run 1:
==> flow/design.v (excerpt) <==
module mpadd32_shift (CLK, RST_N, s_out, a_in, b_in, write, start, ready);
Size in the first run: about 3,200 cells after synthesis, ~770 flip-flops, about 770 I/O pins.
export LEC_CHECK = 0
export ABC_AREA = 1
export CAP_MARGIN = 25
export CELL_PAD_IN_SITES_DETAIL_PLACEMENT = 0
export CELL_PAD_IN_SITES_GLOBAL_PLACEMENT = 1
export CORE_ASPECT_RATIO = 1.38
export CORE_MARGIN = 2
export CORE_UTILIZATION = 56
export CTS_CLUSTER_SIZE = 88
export GPL_ROUTABILITY_DRIVEN = 0
export GPL_TIMING_DRIVEN = 0
export SLEW_MARGIN = 20
export TNS_END_PERCENT = 10
create_clock -name core_clock -period 7.17 [get_ports {CLK}]
run.sh (not shown) runs the stock make flow with config.mk's settings and CLKGATE_MAP_FILE=.
Input-level comparison between run 2 and run 1:
Settings: CORE_UTILIZATION now 66, was 56; GPL_ROUTABILITY_DRIVEN no longer set, was 0; CELL_PAD_IN_SITES_DETAIL_PLACEMENT no longer set, was 0; CTS_CLUSTER_SIZE no longer set, was 88; CELL_PAD_IN_SITES_GLOBAL_PLACEMENT no longer set, was 1; GPL_TIMING_DRIVEN no longer set, was 0; CORE_ASPECT_RATIO no longer set, was 1.38; TNS_END_PERCENT no longer set, was 10; CAP_MARGIN now 20, was 25; ABC_AREA no longer set, was 1; the clock period (ns, I/O delays scaled along) now 2.54, was 7.17.
Findings:
As the logs show, run 2 stopped at global routing after a tool error, so it never reached the end of the flow. For synthesized cell count, dividing the value from run 2 by the value from run 1 gives 0.865. Summary of run 2 over run 1: mean cell area of the mapped netlist saw an increase, post-synth area from yosys stat lower, cell area after technology mapping went down 3.3%.
The following lists how run 3 was set up differently from run 2:
Settings: TNS_END_PERCENT: unset -> 70; CTS_CLUSTER_SIZE: unset -> 31; CORE_UTILIZATION: 66 -> 40; the clock period (ns, I/O delays scaled along): 2.54 -> 5.0.
Notes after the runs:
Run 3: done, clean on timing, DRC and antenna
Going from run 2 to run 3, final HPWL from detailed placement now smaller, cell count after placement up 214, placed instance area has decreased.
Core area (run 3 vs. run 2) increases by more than half
Number of cell rows, run 3 and run 2, lower one = run 2.
Input changes introduced in run 4 (baseline for comparison: run 3):
Settings: CORE_UTILIZATION: 40 -> 70; MAX_ROUTING_LAYER: unset -> met4; CTS_CLUSTER_SIZE: 31 -> unset; TNS_END_PERCENT: 70 -> unset; CAP_MARGIN: 20 -> 40; PLACE_DENSITY: unset -> 0.64; the clock period (ns, I/O delays scaled along): 5.0 -> 4.25.
Notes after the runs:
- On run 4: total of cells resized after clock tree synthesis is 18 higher than what run 3 gave.
- Relative to run 3, post-placement worst setup slack has gone down in run 4.
- The flow ran to completion for all of run 3 and run 4 but run 4, which stopped partway.
- Run 4 vs. run 3: global placer's final weighted congestion grew by about 14%; area of the die lost 42%.
- Detailed-placement wirelength estimate: run 4 and run 3 compared, lower one is run 3

## build 71
The RTL this note starts from:
==> flow/design.v <==
`timescale 1ns/10ps
module mpadd32_shift (CLK, RST_N, s_out, a_in, b_in, write, start, ready);
	input CLK, RST_N;
	input [255:0] a_in, b_in;
	input write, start;
	output [256:0] s_out;
	output ready;
	reg [256:0] sum;
	reg [255:0] a, b;
	reg ready;
	reg [2:0] counter;
	reg carry;
	reg [31:0] a0;
	reg [31:0] a1;
	reg [31:0] a2;
	reg [31:0] a3;
	reg [31:0] a4;
	reg [31:0] a5;
	reg [31:0] a6;
	reg [31:0] a7;
	reg [31:0] b0;
	reg [31:0] b1;
	reg [31:0] b2;
	reg [31:0] b3;
	reg [31:0] b4;
	reg [31:0] b5;
	reg [31:0] b6;
	reg [31:0] b7;
	reg [31:0] s0;
	reg [31:0] s1;
	reg [31:0] s2;
	reg [31:0] s3;
	reg [31:0] s4;
	reg [31:0] s5;
	reg [31:0] s6;
	reg [32:0] s7;
	assign s_out = {s7, s6, s5, s4, s3, s2, s1, s0};
	always @(posedge CLK) begin
		if (~RST_N) begin
			ready <= 1'b0;
			counter <= 3'b000;
		end
		else begin
			if (start) begin
				{carry, s0} <= a0 + b0;
				counter <= counter + 3'b001;
				{a0,a1,a2,a3,a4,a5,a6,a7} <= {a1,a2,a3,a4,a5,a6,a7,32'b0};
				{b0,b1,b2,b3,b4,b5,b6,b7} <= {b1,b2,b3,b4,b5,b6,b7,32'b0};
			end
			else if (counter == 3'b001) begin
				{carry, s1} <= a0 + b0 + carry;
				counter <= counter + 3'b001;
				{a0,a1,a2,a3,a4,a5,a6,a7} <= {a1,a2,a3,a4,a5,a6,a7,32'b0};
				{b0,b1,b2,b3,b4,b5,b6,b7} <= {b1,b2,b3,b4,b5,b6,b7,32'b0};
			end 
			else if (counter == 3'b010) begin
				{carry, s2} <= a0 + b0 + carry;
				counter <= counter + 3'b001;
				{a0,a1,a2,a3,a4,a5,a6,a7} <= {a1,a2,a3,a4,a5,a6,a7,32'b0};
				{b0,b1,b2,b3,b4,b5,b6,b7} <= {b1,b2,b3,b4,b5,b6,b7,32'b0};
			end 
			else if (counter == 3'b011) begin
				{carry, s3} <= a0 + b0 + carry;
				counter <= counter + 3'b001;
				{a0,a1,a2,a3,a4,a5,a6,a7} <= {a1,a2,a3,a4,a5,a6,a7,32'b0};
				{b0,b1,b2,b3,b4,b5,b6,b7} <= {b1,b2,b3,b4,b5,b6,b7,32'b0};
			end 
			else if (counter == 3'b100) begin
				{carry, s4} <= a0 + b0 + carry;
				counter <= counter + 3'b001;
				{a0,a1,a2,a3,a4,a5,a6,a7} <= {a1,a2,a3,a4,a5,a6,a7,32'b0};
				{b0,b1,b2,b3,b4,b5,b6,b7} <= {b1,b2,b3,b4,b5,b6,b7,32'b0};
			end 
			else if (counter == 3'b101) begin
				{carry, s5} <= a0 + b0 + carry;
				counter <= counter + 3'b001;
				{a0,a1,a2,a3,a4,a5,a6,a7} <= {a1,a2,a3,a4,a5,a6,a7,32'b0};
				{b0,b1,b2,b3,b4,b5,b6,b7} <= {b1,b2,b3,b4,b5,b6,b7,32'b0};
			end 
			else if (counter == 3'b110) begin
				{carry, s6} <= a0 + b0 + carry;
				counter <= counter + 3'b001;
				{a0,a1,a2,a3,a4,a5,a6,a7} <= {a1,a2,a3,a4,a5,a6,a7,32'b0};
				{b0,b1,b2,b3,b4,b5,b6,b7} <= {b1,b2,b3,b4,b5,b6,b7,32'b0};
			end 
			else if (counter == 3'b111) begin
				s7 <= a0 + b0 + carry;
				{a0,a1,a2,a3,a4,a5,a6,a7} <= {a1,a2,a3,a4,a5,a6,a7,32'b0};
				{b0,b1,b2,b3,b4,b5,b6,b7} <= {b1,b2,b3,b4,b5,b6,b7,32'b0};
				counter <= 3'b000;
				ready <= 1'b1;
			end
			else begin
				if (write) begin
					a0 <= a_in[31:0];
	 				a1 <= a_in[63:32];
					a2 <= a_in[95:64];
					a3 <= a_in[127:96];
					a4 <= a_in[159:128];
					a5 <= a_in[191:160];
					a6 <= a_in[223:192];
					a7 <= a_in[255:224];
					b0 <= b_in[31:0];
	 				b1 <= b_in[63:32];
					b2 <= b_in[95:64];
					b3 <= b_in[127:96];
					b4 <= b_in[159:128];
					b5 <= b_in[191:160];
					b6 <= b_in[223:192];
					b7 <= b_in[255:224];
					counter <= 3'b000;
					carry <= 1'b0;
				end
				ready <= 1'b0;
			end
		end
	end
endmodule
clock: 2.51 ns
lec_check: 0
cap_margin: 20
core_margin: 2
core_utilization: 61
cts_cluster_size: 42
setup_slack_margin: -0.21
slew_margin: 20
Although build 71 finished all stages, its layout failed final checks on negative setup slack.
Input changes introduced in build 31 (baseline for comparison: build 71):
-- flow/config.mk --
<<< build 71, line 9
export CORE_MARGIN = 2
export CORE_UTILIZATION = 61
export CTS_CLUSTER_SIZE = 42
export SETUP_SLACK_MARGIN = -0.21
export SLEW_MARGIN = 20
>>> build 31, line 9
export CORE_MARGIN = 2
export CORE_UTILIZATION = 40
export SLEW_MARGIN = 20
==> flow/constraint.sdc <==
create_clock -name core_clock -period 4.53 [get_ports {CLK}]
set_input_delay 0.9060 -clock core_clock [delete_from_list [all_inputs] [get_ports {CLK}]]
set_output_delay 0.9060 -clock core_clock [all_outputs]
set_load 0.01 [all_outputs]
## What came out
- The layout from build 71, despite a flow that completed every stage, fails the layout checks, with the failing checks listed as negative setup slack.
- Build 31 completed; timing, DRC and antenna clean
- Instance count on the critical path: build 31 vs build 71 down 1
- ~same tightest hold margin in build 31 and build 71
- Diff build 31..build 71 | post-synthesis instance area | unchanged
- Build 31 ends up with lower fraction of met3 tracks used by global routing than build 71 does.
- Density: build 31 sparser than build 71
Modified inputs, build 74 compared to build 31
-- flow/config.mk --
<<< build 31, line 9
export CORE_MARGIN = 2
export CORE_UTILIZATION = 40
export SLEW_MARGIN = 20
>>> build 74, line 9
export CORE_MARGIN = 2
export CORE_UTILIZATION = 70
export MAX_ROUTING_LAYER = met4
export PLACE_DENSITY_LB_ADDON = 0.25
export SLEW_MARGIN = 20
==> flow/constraint.sdc <==
create_clock -name core_clock -period 4.25 [get_ports {CLK}]
set_input_delay 0.8500 -clock core_clock [delete_from_list [all_inputs] [get_ports {CLK}]]
set_output_delay 0.8500 -clock core_clock [all_outputs]
set_load 0.01 [all_outputs]
==> comparison <==
Comparing build 74 and build 31, the higher number of standard-cell rows in the floorplan was measured on build 31.
Height of the die was higher in the run labelled build 31.
The die of build 74 is smaller than the one used in build 31.
Reported for build 74 and build 31, share of synthesized registers carrying an async set or reset turned out identical to the last digit.
Sum of net half-perimeters after detailed placement (higher): build 74
Area fraction in full adders, half adders and majority gates: build 31 vs build 74 identical
Area of the core region, build 74 and build 31, higher one = build 31.
What ended build 74 was a tool error in 5_1_grt; the run never finished.
Build 31 → build 74: instance count after placement with tap cells included -11%, worst setup slack after placement went down by 0.57 ns.
Setup changes, build 74 to build 58
-- flow/config.mk --
<<< build 74, line 9
export CORE_MARGIN = 2
export CORE_UTILIZATION = 70
export MAX_ROUTING_LAYER = met4
export PLACE_DENSITY_LB_ADDON = 0.25
export SLEW_MARGIN = 20
>>> build 58, line 9
export CORE_MARGIN = 2
export CORE_UTILIZATION = 61
export CTS_CLUSTER_SIZE = 53
export SETUP_SLACK_MARGIN = 0.63
export SLEW_MARGIN = 20
==> flow/constraint.sdc <==
create_clock -name core_clock -period 2.51 [get_ports {CLK}]
set_input_delay 0.5020 -clock core_clock [delete_from_list [all_inputs] [get_ports {CLK}]]
set_output_delay 0.5020 -clock core_clock [all_outputs]
set_load 0.01 [all_outputs]
Findings:
On height of the chip, the higher figure sits with build 58, not build 74.
Build 58 against build 74: number of hold-repair buffers added at the cts stage held steady; number of distinct library cells after synthesis about even; buffer count from post-CTS setup fixing moved up; final weighted congestion of routability-driven global placement went down.
In build 58, the count of instances resized after the clock tree is built came out 274 above the value in build 74.
Re synthesized cell count: no difference whatsoever between build 58 and build 74.
Going from build 74 to build 58, instance count after placement with tap cells included grows by about 8%.
Build 58 reports a higher total die size than build 74 does.
Build 58: it failed during 5_1_grt, and the tool reported ODB-0269.
NOTE final HPWL from detailed placement build 74->build 58 decreased by a few percent
The following lists how build 56 was set up differently from build 58:
-- flow/config.mk --
<<< build 58, line 9
export CORE_MARGIN = 2
export CORE_UTILIZATION = 61
export CTS_CLUSTER_SIZE = 53
export SETUP_SLACK_MARGIN = 0.63
export SLEW_MARGIN = 20
>>> build 56, line 9
export CORE_MARGIN = 2
export CORE_UTILIZATION = 66
export SLEW_MARGIN = 20
Results
- Build 56 did not finish: a tool error stopped it during 5_1_grt.
- Re average size of a mapped cell: no difference whatsoever between build 56 and build 58.
- On die width, the higher figure sits with build 58, not build 56.
- Build 56 against build 58: total cell area at the placement stage saw a decrease, setup fix buffers added after clock tree synthesis saw a decrease.
- Looking only at number of rows in the core area, and setting everything else aside, the higher value of build 58 and build 56 goes to build 58.
- Build 58 -> build 56: cell count after synthesis delta 0, exact match
Input-level comparison between build 79 and build 56:
-- flow/config.mk --
<<< build 56, line 7
export LEC_CHECK = 0
export CAP_MARGIN = 20
export CORE_MARGIN = 2
export CORE_UTILIZATION = 66
export SLEW_MARGIN = 20
>>> build 79, line 7
export LEC_CHECK = 0
export ABC_AREA = 1
export CAP_MARGIN = 20
export CORE_MARGIN = 2
export CORE_UTILIZATION = 72
export CTS_CLUSTER_DIAMETER = 361
export PLACE_DENSITY_LB_ADDON = 0.02
export SETUP_SLACK_MARGIN = -0.26
export SLEW_MARGIN = 20
==> flow/constraint.sdc <==
create_clock -name core_clock -period 2.7 [get_ports {CLK}]
set_input_delay 0.5400 -clock core_clock [delete_from_list [all_inputs] [get_ports {CLK}]]
set_output_delay 0.5400 -clock core_clock [all_outputs]
set_load 0.01 [all_outputs]
### Flow results
- Not one of build 56 and build 79 finished clean.
- Stage in which a tool error killed build 79: 4_1_cts.
- Run status, build 56: aborted in 5_1_grt, error GRT-0232
- From build 56 to build 79 the numbers moved as follows: overall die height decreased by 2.6% relative to the old numbers, basic-gate share of the synthesized area counting and, or, nand and nor cells increased by 3.5 points relative to the old numbers.
- Min starting utilization of the core area across build 56 and build 79: build 56
- Diff build 56 -> build 79: instance count of the mapped netlist rose by about 16%; number of distinct standard cells referenced by the synthesized netlist fell by about 54%.
- Number of cells in the design after placement, build 79 vs build 56: up by a little under 10%

garnet:
Starts from the design.v that is shown in full above.
==> flow/config.mk <==
export PLATFORM = sky130hd
export DESIGN_NAME = mpadd32_shift
export DESIGN_NICKNAME = mpadd32_shift
export VERILOG_FILES = /design/flow/design.v
export SDC_FILE = /design/flow/constraint.sdc
export NUM_CORES = 4
export LEC_CHECK = 0
export CAP_MARGIN = 25
export CELL_PAD_IN_SITES_DETAIL_PLACEMENT = 2
export CELL_PAD_IN_SITES_GLOBAL_PLACEMENT = 1
export CORE_MARGIN = 2
export CORE_UTILIZATION = 56
export CTS_CLUSTER_SIZE = 31
export SLEW_MARGIN = 20
export TNS_END_PERCENT = 10
==> flow/constraint.sdc <==
create_clock -name core_clock -period 7.17 [get_ports {CLK}]
set_input_delay 1.4340 -clock core_clock [delete_from_list [all_inputs] [get_ports {CLK}]]
set_output_delay 1.4340 -clock core_clock [all_outputs]
set_load 0.01 [all_outputs]
garnet did not finish; a tool error ended it in 3_5_place_dp.
Here is what was changed in the inputs of fjord compared with garnet.
- clearing CELL_PAD_IN_SITES_GLOBAL_PLACEMENT, which used to be 1
- putting ABC_AREA at 1 where nothing was set
- swapping 56 for 69 in CORE_UTILIZATION
- swapping 25 for 20 in CAP_MARGIN
- clearing CELL_PAD_IN_SITES_DETAIL_PLACEMENT, which used to be 2
- clearing TNS_END_PERCENT, which used to be 10
- putting PLACE_DENSITY at 0.37 where nothing was set
- clearing CTS_CLUSTER_SIZE, which used to be 31
- swapping 7.17 for 6.29 in the clock period (ns, I/O delays scaled along)
Results
On area after synthesis, fjord does worse than garnet. Synthesis area per yosys (higher): fjord. Reported for garnet and fjord, number of input and output port buffers inserted turned out identical to the last digit. Higher share of synthesized cell area in and, or, nand and nor gates among garnet and fjord: fjord. fjord completed; timing, DRC and antenna clean. garnet did not make it past 3_5_place_dp, where a tool error ended it.
Inputs modified between fjord and nickel:
- ABC_AREA no longer set, was 1
- CORE_UTILIZATION now 66, was 69
- PLACE_DENSITY no longer set, was 0.37
- the clock period (ns, I/O delays scaled along) now 4.53, was 6.29
--- outcome ---
Summary — sequential share of layout area, nickel relative to fjord: higher, by 1.1 points. Against fjord, routed wire length in nickel came out better. Compared to fjord, nickel was floorplanned on a bigger die.
> inputs changed (nickel -> lagoon)
- setting PLACE_DENSITY_LB_ADDON to 0.02 for the first time
- setting CTS_CLUSTER_SIZE to 74 for the first time
- changing CORE_UTILIZATION from 66 to 72
- setting CTS_CLUSTER_DIAMETER to 361 for the first time
- setting SETUP_SLACK_MARGIN to -0.26 for the first time
- setting ABC_AREA to 1 for the first time
- changing the clock period (ns, I/O delays scaled along) from 4.53 to 2.56
## What came out
- lagoon did not finish; the tool stopped in 4_1_cts with error DPL-0033.
- Comparing lagoon and nickel, the higher pre-placement core utilization was measured on lagoon.
- In the metrics for lagoon and nickel, the one carrying the higher weighted congestion at the end of routability-driven global placement is lagoon.
- The post-synthesis chip area from yosys number comes out higher for lagoon vs nickel.
- lagoon vs nickel — total cell area at the placement stage climbed by a little under 10%
- Number of distinct standard cells referenced by the synthesized netlist, lagoon and nickel, lower one = lagoon.
- Between nickel and lagoon, the adder-cell area share of the yosys netlist figures differ only marginally.
- Measured against each other, lagoon and nickel differ in share of the yosys chip area belonging to registers, the lower figure coming from lagoon.
- [lagoon vs nickel] cell count after placement: higher in lagoon
Inputs modified between lagoon and violet:
- a deleted CTS_CLUSTER_DIAMETER that had been 361
- a deleted SETUP_SLACK_MARGIN that had been -0.26
- a change of CORE_UTILIZATION from 72 to 65
- an added MAX_ROUTING_LAYER of met4
- a deleted CTS_CLUSTER_SIZE that had been 74
- a deleted PLACE_DENSITY_LB_ADDON that had been 0.02
- a deleted ABC_AREA that had been 1
- a change of the clock period (ns, I/O delays scaled along) from 2.56 to 4.25
Findings:
- violet finished every stage; the final checks, however, were not passed, the failures being negative setup slack.
- Die size: violet and lagoon compared, higher one is violet
- The placed cell count reported for violet is smaller than that of lagoon by 579.
- Distinct cell type count after synthesis (higher): violet
[inputs] juniper vs violet
- putting CTS_CLUSTER_DIAMETER at 370 where nothing was set
- swapping 20 for 0 in CAP_MARGIN
- putting TNS_END_PERCENT at 5 where nothing was set
- putting SETUP_SLACK_MARGIN at -0.2 where nothing was set
- putting CTS_CLUSTER_SIZE at 51 where nothing was set
- swapping 65 for 70 in CORE_UTILIZATION
- swapping 4.25 for 3.64 in the clock period (ns, I/O delays scaled along)
## What came out
As the logs show, juniper stopped at 5_1_grt after a tool error, so it never reached the end of the flow. Reported for juniper and violet, number of distinct library cells after synthesis turned out identical to the last digit. Summary: placeable core area, juniper better than violet. Compared with violet, in juniper standard cell area after detailed placement went up by about 1.8%, number of buffers added by the clock tree synthesis step went down by 54, half-perimeter wire length after placement increased 6.7 mm, level count of the clock H-tree now smaller. Relative to violet, juniper degrades pre-CTS setup slack. Floorplan check, juniper vs violet: die outline smaller in juniper. Side by side, final weighted congestion in routability-driven placement turned out higher in juniper than in violet. Looking at pre-placement core utilization, juniper sits 5.2 points above violet.
